== exp/willow ==
## system_bus
module system_bus
	#(parameter DATA_WIDTH = 8, 
	parameter ADDR_WIDTH = 14, 
	parameter NO_OF_MASTER = 4, 
	parameter NO_OF_SLAVE = 8,
	parameter [NO_OF_SLAVE*ADDR_WIDTH-1:0] SLAVE_BASE_ADDR = {14'd10, 14'd20, 14'd30, 14'd40, 14'd50, 14'd60, 14'd70, 14'd80}, 
	parameter [NO_OF_SLAVE*ADDR_WIDTH-1:0] SLAVE_END_ADDR = {14'd19, 14'd29, 14'd39, 14'd49, 14'd59, 14'd69, 14'd79, 14'd89}
	) 
	(
	input clk,
	input reset_n,
	input [ADDR_WIDTH*NO_OF_MASTER-1:0]  addr_avm, 
	output [DATA_WIDTH*NO_OF_MASTER-1:0]  readdata_avm,
	input [DATA_WIDTH*NO_OF_MASTER-1:0]  writedata_avm, 
	input [NO_OF_MASTER-1:0]  readen_avm,
	input [NO_OF_MASTER-1:0]  writeen_avm,
	output [NO_OF_MASTER-1:0]  readvalid_avm,
	output [NO_OF_MASTER-1:0]  writevalid_avm,
	input [NO_OF_MASTER-1:0]  waitrequest_avm,
	input [4*NO_OF_MASTER-1:0]priority_no,
	output [ADDR_WIDTH*NO_OF_SLAVE-1:0]  addr_avs,
	input [DATA_WIDTH*NO_OF_SLAVE-1:0]  readdata_avs,
  ...
Settings: LEC_CHECK=0, CAP_MARGIN=5, CORE_MARGIN=2, CORE_UTILIZATION=66, CTS_CLUSTER_DIAMETER=345, CTS_CLUSTER_SIZE=49, PLACE_DENSITY=0.65, SETUP_SLACK_MARGIN=0.76, SLEW_MARGIN=20; clock period 2.88 ns.
run.sh (not shown) runs the stock make flow with config.mk's settings and CLKGATE_MAP_FILE=.
exp/willow failed in global routing with ODB-0269.
Here is what was changed in the inputs of exp/ember compared with exp/willow.
Settings: a deleted SETUP_SLACK_MARGIN that had been 0.76; a deleted PLACE_DENSITY that had been 0.65; a change of CAP_MARGIN from 5 to 20; a change of CORE_UTILIZATION from 66 to 57; a deleted CTS_CLUSTER_DIAMETER that had been 345; a deleted CTS_CLUSTER_SIZE that had been 49; a change of the clock period (ns, I/O delays scaled along) from 2.88 to 3.0.
Notes after the runs:
- Ran to the end and failed final checks on setup timing: exp/ember.
- Higher H-tree depth goes to exp/ember over exp/willow.
- Min cell count after placement across exp/ember and exp/willow: exp/willow
- Diff exp/willow -> exp/ember: area fraction in xor and xnor cells held steady; area of the chip grew by about 15%; Yosys chip area held steady.

---

system_bus again, from the RTL that the note above started with.
clock: 8.98 ns
lec_check: 0
abc_area: 1
cap_margin: 25
cell_pad_in_sites_detail_placement: 1
cell_pad_in_sites_global_placement: 1
core_aspect_ratio: 0.61
core_margin: 4
core_utilization: 40
max_routing_layer: met4
slew_margin: 5
The first run produced a clean layout.
Change:
- ABC_AREA: 1 -> unset
- CAP_MARGIN: 25 -> 20
- CELL_PAD_IN_SITES_DETAIL_PLACEMENT: 1 -> unset
- CELL_PAD_IN_SITES_GLOBAL_PLACEMENT: 1 -> unset
- CORE_ASPECT_RATIO: 0.61 -> unset
- CORE_MARGIN: 4 -> 2
- MAX_ROUTING_LAYER: met4 -> unset
- PLACE_DENSITY: unset -> 0.6
- SLEW_MARGIN: 5 -> 20
- clock period: 8.98 -> 5.19 ns (I/O delays scaled with it)
The new run completed without violations. Setup slack loses 3100 ps. Sequential power climbs by well over a third. Cell area drops by a few percent.
Change:
- ABC_AREA: unset -> 1
- CORE_UTILIZATION: 40 -> 72
- CTS_CLUSTER_DIAMETER: unset -> 373
- CTS_CLUSTER_SIZE: unset -> 96
- TNS_END_PERCENT: unset -> 10
- clock period: 5.19 -> 3.38 ns (I/O delays scaled with it)
After rerunning: The changed run stopped in 5_1_grt on GRT-0232. Die area fell by about 40%. Synthesized area is higher by about 6%. Synthesized cell count goes up by 21%.
Change:
- ABC_AREA: 1 -> unset
- CORE_UTILIZATION: 72 -> 61
- CTS_CLUSTER_DIAMETER: 373 -> unset
- CTS_CLUSTER_SIZE: 96 -> unset
- PLACE_DENSITY: 0.6 -> unset
- SETUP_SLACK_MARGIN: unset -> 1.24
- TNS_END_PERCENT: 10 -> unset
- clock period: 3.38 -> 4.87 ns (I/O delays scaled with it)
Effect:
- The new run passed the timing, design-rule and antenna checks
- die size goes up by roughly a tenth
- area after synthesis goes down by a few percent
- synthesized cell count goes down by about a fifth
Change:
- CORE_UTILIZATION: 61 -> 72
- CTS_CLUSTER_SIZE: unset -> 32
- PLACE_DENSITY_LB_ADDON: unset -> 0.0
- SETUP_SLACK_MARGIN: 1.24 -> 1.32
- clock period: 4.87 -> 4.54 ns (I/O delays scaled with it)
This time the run ended with an error in 5_1_grt on GRT-0232.
Die area decreases by 15%.
Area after synthesis is unchanged.
Synthesized cell count is unchanged.
Change:
- CORE_UTILIZATION: 72 -> 26
- CTS_CLUSTER_SIZE: 32 -> unset
- PLACE_DENSITY: unset -> 0.6
- PLACE_DENSITY_LB_ADDON: 0.0 -> unset
- SETUP_SLACK_MARGIN: 1.32 -> unset
- clock period: 4.54 -> 5.19 ns (I/O delays scaled with it)
After rerunning: The new run completed with no timing, DRC or antenna violations; synthesized area does not change; die size is higher to 2.7 times its value; synthesized cell count does not change.

---

system_bus again, from the RTL that the note above started with.
clock: 5.33 ns
lec_check: 0
cap_margin: 25
cell_pad_in_sites_detail_placement: 0
cell_pad_in_sites_global_placement: 1
core_aspect_ratio: 0.85
core_margin: 4
core_utilization: 17
cts_cluster_size: 72
hold_slack_margin: 0.02
place_density_lb_addon: 0.09
setup_slack_margin: 0.03
slew_margin: 15
tns_end_percent: 40
The starting point passed the timing, design-rule and antenna checks.
Change:
==> flow/config.mk (replaced) <==
export PLATFORM = sky130hd
export DESIGN_NAME = system_bus
export DESIGN_NICKNAME = system_bus
export VERILOG_FILES = /design/flow/design.v
export SDC_FILE = /design/flow/constraint.sdc
export NUM_CORES = 4
export LEC_CHECK = 0
export ABC_AREA = 1
export CAP_MARGIN = 25
export CELL_PAD_IN_SITES_DETAIL_PLACEMENT = 0
export CELL_PAD_IN_SITES_GLOBAL_PLACEMENT = 0
export CORE_ASPECT_RATIO = 0.85
export CORE_MARGIN = 2
export CORE_UTILIZATION = 55
export CTS_CLUSTER_SIZE = 72
export PLACE_DENSITY = 0.42
export SLEW_MARGIN = 15
==> flow/constraint.sdc (replaced) <==
create_clock -name core_clock -period 2.83 [get_ports {clk}]
set_input_delay 0.5660 -clock core_clock [delete_from_list [all_inputs] [get_ports {clk}]]
set_output_delay 0.5660 -clock core_clock [all_outputs]
set_load 0.01 [all_outputs]
The new run completed, yet does not pass: negative setup slack; core utilization is higher by 55 points; routed wire length is lower by 13%; via count is higher by 28%.
Change:
==> flow/config.mk (replaced) <==
export PLATFORM = sky130hd
export DESIGN_NAME = system_bus
export DESIGN_NICKNAME = system_bus
export VERILOG_FILES = /design/flow/design.v
export SDC_FILE = /design/flow/constraint.sdc
export NUM_CORES = 4
export LEC_CHECK = 0
export CAP_MARGIN = 30
export CORE_MARGIN = 2
export CORE_UTILIZATION = 40
export SLEW_MARGIN = 20
==> flow/constraint.sdc (replaced) <==
create_clock -name core_clock -period 8.98 [get_ports {clk}]
set_input_delay 1.7960 -clock core_clock [delete_from_list [all_inputs] [get_ports {clk}]]
set_output_delay 1.7960 -clock core_clock [all_outputs]
set_load 0.01 [all_outputs]
What happened: Now the flow completed with no timing, DRC or antenna violations; power fell by 66%; final cell count fell by 18%; critical path depth rose by 3; utilization fell by 28 points; register-to-register slack gets better by 4.9 ns; cell area fell by 16%.

---

system_bus again, from the RTL that the note above started with.
export LEC_CHECK = 0
export CAP_MARGIN = 20
export CELL_PAD_IN_SITES_DETAIL_PLACEMENT = 2
export CORE_MARGIN = 9
export CORE_UTILIZATION = 23
export GPL_TIMING_DRIVEN = 1
export MIN_ROUTING_LAYER = met1
export PLACE_DENSITY = 0.47
export SETUP_SLACK_MARGIN = -0.25
export SLEW_MARGIN = 20
export TNS_END_PERCENT = 100
create_clock -name core_clock -period 4.48 [get_ports {clk}]
Next try:
CELL_PAD_IN_SITES_DETAIL_PLACEMENT = default   (was 2)
CORE_MARGIN = 2   (was 9)
CORE_UTILIZATION = 72   (was 23)
GPL_TIMING_DRIVEN = default   (was 1)
MIN_ROUTING_LAYER = default   (was met1)
PLACE_DENSITY = default   (was 0.47)
PLACE_DENSITY_LB_ADDON = 0.0   (was default)
SETUP_SLACK_MARGIN = 1.39   (was -0.25)
TNS_END_PERCENT = 5   (was 100)
clock period = 4.87 ns   (was 4.48 ns; I/O delays follow)
What happened: The new run ended with an error in global routing (5_1_grt). Synthesized cell count is unchanged. Die area fell by 70%. Synthesized area is unchanged.
Next try:
CORE_UTILIZATION = 59   (was 72)
PLACE_DENSITY = 0.6   (was default)
PLACE_DENSITY_LB_ADDON = default   (was 0.0)
SETUP_SLACK_MARGIN = default   (was 1.39)
TNS_END_PERCENT = default   (was 5)
clock period = 3.74 ns   (was 4.87 ns; I/O delays follow)
Outcome: With this change the flow finished clean. Synthesized cell count is unchanged. Synthesized area stays the same. Die area rose by 22%.
Next try:
CORE_UTILIZATION = 57   (was 59)
PLACE_DENSITY = default   (was 0.6)
clock period = 3.19 ns   (was 3.74 ns; I/O delays follow)
After rerunning: This time the run completed, yet does not pass: negative hold slack, negative setup slack; final area goes up by 5.8%; synthesized area does not change; worst setup slack degrades by 310 ps.
Next try:
CORE_UTILIZATION = 58   (was 57)
PLACE_DENSITY = 0.6   (was default)
clock period = 2.88 ns   (was 3.19 ns; I/O delays follow)
After rerunning: Now the flow finished but fails on negative setup slack; worst hold slack is better by 460 ps; clock power rose by 6.1%; wire length fell by 2.9%; count of clock-buffer cells in the layout rose by 4; cell count fell by 1.2%; die area fell by 1.7%.

---

== v16 ==
Starting RTL as in the previous note.
==> flow/design.v (excerpt) <==
module system_bus
	#(parameter DATA_WIDTH = 8, 
	parameter ADDR_WIDTH = 14, 
	parameter NO_OF_MASTER = 4, 
	parameter NO_OF_SLAVE = 8,
	parameter [NO_OF_SLAVE*ADDR_WIDTH-1:0] SLAVE_BASE_ADDR = {14'd10, 14'd20, 14'd30, 14'd40, 14'd50, 14'd60, 14'd70, 14'd80}, 
	parameter [NO_OF_SLAVE*ADDR_WIDTH-1:0] SLAVE_END_ADDR = {14'd19, 14'd29, 14'd39, 14'd49, 14'd59, 14'd69, 14'd79, 14'd89}
	) 
	(
	input clk,
	input reset_n,
	input [ADDR_WIDTH*NO_OF_MASTER-1:0]  addr_avm, 
	output [DATA_WIDTH*NO_OF_MASTER-1:0]  readdata_avm,
	input [DATA_WIDTH*NO_OF_MASTER-1:0]  writedata_avm, 
	input [NO_OF_MASTER-1:0]  readen_avm,
	input [NO_OF_MASTER-1:0]  writeen_avm,
	output [NO_OF_MASTER-1:0]  readvalid_avm,
	output [NO_OF_MASTER-1:0]  writevalid_avm,
	input [NO_OF_MASTER-1:0]  waitrequest_avm,
	input [4*NO_OF_MASTER-1:0]priority_no,
	output [ADDR_WIDTH*NO_OF_SLAVE-1:0]  addr_avs,
	input [DATA_WIDTH*NO_OF_SLAVE-1:0]  readdata_avs,
	output [DATA_WIDTH*NO_OF_SLAVE-1:0]  writedata_avs,
	output [NO_OF_SLAVE-1:0]  readen_avs,
	output [NO_OF_SLAVE-1:0]  writeen_avs,
	input [NO_OF_SLAVE-1:0]  readvalid_avs,
	input [NO_OF_SLAVE-1:0]  writevalid_avs,
	output reg [NO_OF_SLAVE-1:0]  waitrequest_avs
	);
clock: 6.91 ns
lec_check: 0
abc_area: 1
cap_margin: 20
cell_pad_in_sites_detail_placement: 0
cell_pad_in_sites_global_placement: 2
core_margin: 2
core_utilization: 23
gpl_routability_driven: 0
gpl_timing_driven: 0
hold_slack_margin: 0.27
max_routing_layer: met4
min_routing_layer: met1
place_density: 0.6
setup_slack_margin: 0.15
slew_margin: 20
tns_end_percent: 70
v16 ended with every stage complete and zero timing, DRC or antenna violations.
Input changes introduced in v9 (baseline for comparison: v16):
- ABC_AREA removed (was 1)
- TNS_END_PERCENT removed (was 70)
- MAX_ROUTING_LAYER removed (was met4)
- SETUP_SLACK_MARGIN removed (was 0.15)
- CORE_UTILIZATION changed from 23 to 40
- CELL_PAD_IN_SITES_DETAIL_PLACEMENT removed (was 0)
- GPL_ROUTABILITY_DRIVEN removed (was 0)
- GPL_TIMING_DRIVEN removed (was 0)
- HOLD_SLACK_MARGIN removed (was 0.27)
- MIN_ROUTING_LAYER removed (was met1)
- CELL_PAD_IN_SITES_GLOBAL_PLACEMENT removed (was 2)
- the clock period (ns, I/O delays scaled along) changed from 6.91 to 7.0
Results
Overall track demand over capacity in global routing: v9 higher than v16
v16 ended up with addr_avs_reg[4][0]$_DFFE_PN0N_ as its start point of the critical path; v9 ended up with addr_avm[48].
Comparing v9 and v16, the higher met1 routing resource usage after global routing was measured on v9.
Switching power share of the total for v9 is higher than for v16.
v16 -> v9: met2 wire length decreased by more than a quarter
Between v9 and v16, layout overhead on the synthesized area is lower for v9, v16 comes in above that.
Per the comparison of v9 with v16, placed wire-length estimate after detailed placement -about 34%, global-route wire length before repair -about 26%, die outline width -100 um, post-layout instance area -about 9%.
Input-level comparison between v48 and v9:
- an added CELL_PAD_IN_SITES_GLOBAL_PLACEMENT of 3
- a change of CAP_MARGIN from 20 to 25
- a deleted PLACE_DENSITY that had been 0.6
- a change of SLEW_MARGIN from 20 to 5
- a change of the clock period (ns, I/O delays scaled along) from 7.0 to 8.98
## What came out
- | routed wire length | v48 vs v9 | worse |
- Worst path setup slack after routing (v48 over v9): increase, 1510 ps
- Taking v48 as 1.0, v9 lands at 1.3 on power.
- Comparing v48 and v9, the higher area growth from synthesis to final layout is on v48.
- Count of inverters not on the clock network in the layout: v9 vs v48, no meaningful difference
- The non-clock buffer count of v48 exceeds that of v9 by 5.
- Compared to v9, v48 has number of antenna violations at the first check in global routing 2 lower.
- v48: routed metal-1 wirelength higher than v9
- Both conditions hold for v48: the flow ran to the end and the final layout passed the timing, design-rule and antenna checks.
- v48: global-route usage over all layers higher than v9
Here is what was changed in the inputs of v12 compared with v48.
- CORE_UTILIZATION changed from 40 to 12
- SLEW_MARGIN changed from 5 to 20
- CAP_MARGIN changed from 25 to 20
- PLACE_DENSITY newly set to 0.6
- CELL_PAD_IN_SITES_GLOBAL_PLACEMENT removed (was 3)
- the clock period (ns, I/O delays scaled along) changed from 8.98 to 7.68
==> comparison <==
From v48 to v12 the numbers moved as follows: power after layout increased 22%, final instance area increased about 8%, sequential fraction of design power decreased 1.9 points, die size increased 230%. Pin count of the biggest net entering global routing in v12 is 27 above v48. Across both runs, number of violations reported at the end of detailed-routing iteration 0 was lower for v12 than for v48. Longest individual stage delay on the worst path in v12 vs v48: up 210 ps. Via count of the first global-routing pass, v12 and v48: lower on v48. The lower final cell count without fillers of v12 and v48 is in v48. Of v12 and v48, it is v12 that has the higher non-clock buffer count.

---

== west ==
Starting RTL as in the previous note.
Settings: LEC_CHECK=0, CAP_MARGIN=5, CORE_MARGIN=2, CORE_UTILIZATION=72, CTS_CLUSTER_DIAMETER=345, CTS_CLUSTER_SIZE=49, PLACE_DENSITY=0.65, SLEW_MARGIN=20; clock period 2.88 ns.
west is listed as incomplete: the tool reported an error in 5_1_grt and the run ended there.
--- input diff west..north ---
Settings: PLACE_DENSITY changed from 0.65 to 0.6; CAP_MARGIN changed from 5 to 20; CTS_CLUSTER_DIAMETER removed (was 345); CORE_UTILIZATION changed from 72 to 40; CTS_CLUSTER_SIZE removed (was 49); the clock period (ns, I/O delays scaled along) changed from 2.88 to 4.3.
## What came out
north finished every step from synthesis to the final layout, and the layout passed the timing, design-rule and antenna checks. Compared with west, in north summed standard-cell area reported by yosys held steady, total number of H-tree levels picked up an extra 2, count of buffers inserted at the top-level ports comparable, die area up 78%, placement row count rose 34%. Against west, north comes in about 80% higher on placeable core area.

---

Starting RTL as in the previous note.
clock: 3.13 ns
lec_check: 0
abc_area: 1
cap_margin: 20
cell_pad_in_sites_detail_placement: 2
core_aspect_ratio: 0.81
core_margin: 2
core_utilization: 60
cts_cluster_size: 92
gpl_routability_driven: 1
gpl_timing_driven: 0
place_density: 0.93
setup_slack_margin: 0.85
slew_margin: 35
The baseline aborted during detailed placement.
Next try:
ABC_AREA = default   (was 1)
CAP_MARGIN = 25   (was 20)
CELL_PAD_IN_SITES_DETAIL_PLACEMENT = 0   (was 2)
CELL_PAD_IN_SITES_GLOBAL_PLACEMENT = 0   (was default)
CORE_ASPECT_RATIO = 0.85   (was 0.81)
CORE_UTILIZATION = 66   (was 60)
CTS_CLUSTER_SIZE = 72   (was 92)
GPL_ROUTABILITY_DRIVEN = default   (was 1)
GPL_TIMING_DRIVEN = default   (was 0)
PLACE_DENSITY = default   (was 0.93)
SETUP_SLACK_MARGIN = default   (was 0.85)
SLEW_MARGIN = 15   (was 35)
The changed run never finished: it broke off in global routing.
Synthesized area shrinks by about 6%.
Synthesized cell count came out lower by 18%.
Die area shrinks by 14%.
Next try:
ABC_AREA = 1   (was default)
CORE_UTILIZATION = 55   (was 66)
PLACE_DENSITY_LB_ADDON = 0.09   (was default)
TNS_END_PERCENT = 5   (was default)
clock period = 2.39 ns   (was 3.13 ns; I/O delays follow)
This time the run finished but fails on negative setup slack.
Synthesized cell count rises by 21%.
Synthesized area rises by 6.2%.
Die size goes up by 27%.
Next try:
CELL_PAD_IN_SITES_GLOBAL_PLACEMENT = 1   (was 0)
CORE_MARGIN = 4   (was 2)
CORE_UTILIZATION = 17   (was 55)
GPL_ROUTABILITY_DRIVEN = 0   (was default)
HOLD_SLACK_MARGIN = 0.02   (was default)
MAX_ROUTING_LAYER = met5   (was default)
SETUP_SLACK_MARGIN = 1.43   (was default)
TNS_END_PERCENT = 30   (was 5)
clock period = 5.33 ns   (was 2.39 ns; I/O delays follow)
Result: The new run completed without violations. Setup slack improved by 2100 ps. Sequential power went down by 55%. Routed wire length increases by 28%. Design area fell by 4.4%. Power shrinks by 51%. Final cell count is higher by 23%. Core utilization went down by 55 points. Critical path depth goes down by 2.
Power figures rest on the tool's default switching activity, not on a simulated workload.
